run A:
==> flow/design.v (excerpt) <==
module cache(
    clk,
    proc_reset,
    proc_read,
    proc_write,
    proc_addr,
    proc_wdata,
    proc_stall,
    proc_rdata,
    mem_read,
    mem_write,
    mem_addr,
    mem_rdata,
    mem_wdata,
    mem_ready
);
For scale: about 1200 flip-flops, ~390 I/O pins, roughly 61000 sq um of cells after synthesis.
==> flow/config.mk <==
export PLATFORM = sky130hd
export DESIGN_NAME = cache
export DESIGN_NICKNAME = cache
export VERILOG_FILES = /design/flow/design.v
export SDC_FILE = /design/flow/constraint.sdc
export NUM_CORES = 4
export LEC_CHECK = 0
export CAP_MARGIN = 15
export CORE_MARGIN = 2
export CORE_UTILIZATION = 72
export PLACE_DENSITY = 0.5
export SLEW_MARGIN = 20
==> flow/constraint.sdc <==
create_clock -name core_clock -period 7.12 [get_ports {clk}]
set_input_delay 1.4240 -clock core_clock [delete_from_list [all_inputs] [get_ports {clk}]]
set_output_delay 1.4240 -clock core_clock [all_outputs]
set_load 0.01 [all_outputs]
run.sh (not shown) runs the stock make flow with config.mk's settings and CLKGATE_MAP_FILE=.
Input-level comparison between run B and run A:
# run A
export LEC_CHECK = 0
export CAP_MARGIN = 15
export CORE_MARGIN = 2
export CORE_UTILIZATION = 72
export PLACE_DENSITY = 0.5
export SLEW_MARGIN = 20
create_clock -name core_clock -period 7.12 [get_ports {clk}]
# run B
export LEC_CHECK = 0
export CAP_MARGIN = 20
export CORE_MARGIN = 2
export CORE_UTILIZATION = 30
export PLACE_DENSITY = 0.5
export SLEW_MARGIN = 20
create_clock -name core_clock -period 10.0 [get_ports {clk}]
Notes after the runs:
From run A to run B the numbers moved as follows: relative contribution of combinational cells to total power decreased by 0.4 points relative to the old numbers; worst max-slew margin expressed relative to the limit increased by 6.8 points relative to the old numbers; global-route track usage on met3 decreased by 13 points relative to the old numbers; first-pass GRT wire length increased by 11% relative to the old numbers; sequential share of layout area decreased by 1.3 points relative to the old numbers.
Input-level comparison between run C and run B:
# run B
export LEC_CHECK = 0
export CAP_MARGIN = 20
export CORE_MARGIN = 2
export CORE_UTILIZATION = 30
export PLACE_DENSITY = 0.5
export SLEW_MARGIN = 20
create_clock -name core_clock -period 10.0 [get_ports {clk}]
# run C
export LEC_CHECK = 0
export CAP_MARGIN = 20
export CORE_MARGIN = 2
export CORE_UTILIZATION = 55
export PLACE_DENSITY = 0.5
export SLEW_MARGIN = 20
create_clock -name core_clock -period 9.08 [get_ports {clk}]
Re global-route wire length before repair: run C is 8.1% down on run B. Relative to run B, the met1 track demand over resource of run C is higher by 26 points. Run C ended up with a lower placeable core region than run B did. When run C is set beside run B, its relative contribution of the clock network to total power turns out to be 0.9 points smaller. The count of clock-buffer cells in the layout reported for run C is smaller than that of run B by 20. Run B → run C: worst hold slack across all endpoints barely changed; total routing usage reported by global routing rose by 16 points; share of total power in combinational logic shows an increase of 0.3 points; fraction of area in non-clock buffers increased by 0.43 points relative to the old numbers.
### run C -> run D
# run C
export LEC_CHECK = 0
export CAP_MARGIN = 20
export CORE_MARGIN = 2
export CORE_UTILIZATION = 55
export PLACE_DENSITY = 0.5
export SLEW_MARGIN = 20
create_clock -name core_clock -period 9.08 [get_ports {clk}]
# run D
export LEC_CHECK = 0
export CAP_MARGIN = 20
export CORE_MARGIN = 2
export CORE_UTILIZATION = 30
export PLACE_DENSITY = 0.5
export SLEW_MARGIN = 20
create_clock -name core_clock -period 8.52 [get_ports {clk}]
## What came out
Delay of the slowest cell on the worst path for run D is higher than for run C. Changes observed in run D relative to run C: final worst hold slack stayed essentially flat; filler cell count in the final layout rose by 130%. As far as number of inverters outside the clock class in the layout goes, run D and run C are indistinguishable; the numbers are identical. Relative slew slack improves in run D relative to run C.
The inputs of run E differ from those of run D as listed below.
# run D
export LEC_CHECK = 0
export CAP_MARGIN = 20
export CORE_MARGIN = 2
export CORE_UTILIZATION = 30
export PLACE_DENSITY = 0.5
export SLEW_MARGIN = 20
create_clock -name core_clock -period 8.52 [get_ports {clk}]
# run E
export LEC_CHECK = 0
export CAP_MARGIN = 20
export CORE_MARGIN = 2
export CORE_UTILIZATION = 72
export CTS_CLUSTER_SIZE = 51
export PLACE_DENSITY = 0.65
export SLEW_MARGIN = 20
create_clock -name core_clock -period 4.83 [get_ports {clk}]
Findings:
- Run E finished all stages; however, its layout fails the closing checks, the failures being setup timing.
- Run D → run E: antenna cell count went up by 11, height of the die lost about 35%.
- In the tables for run D and run E, final clock period utilization by the worst path reads higher with run E.
- Lower setup violation total in the final timing report among run D and run E: run D
- Run E ended up with a211oi_4 as its highest-delay cell along the critical path; run D ended up with and2b_4.
Power is estimated from default activity; no workload was simulated.
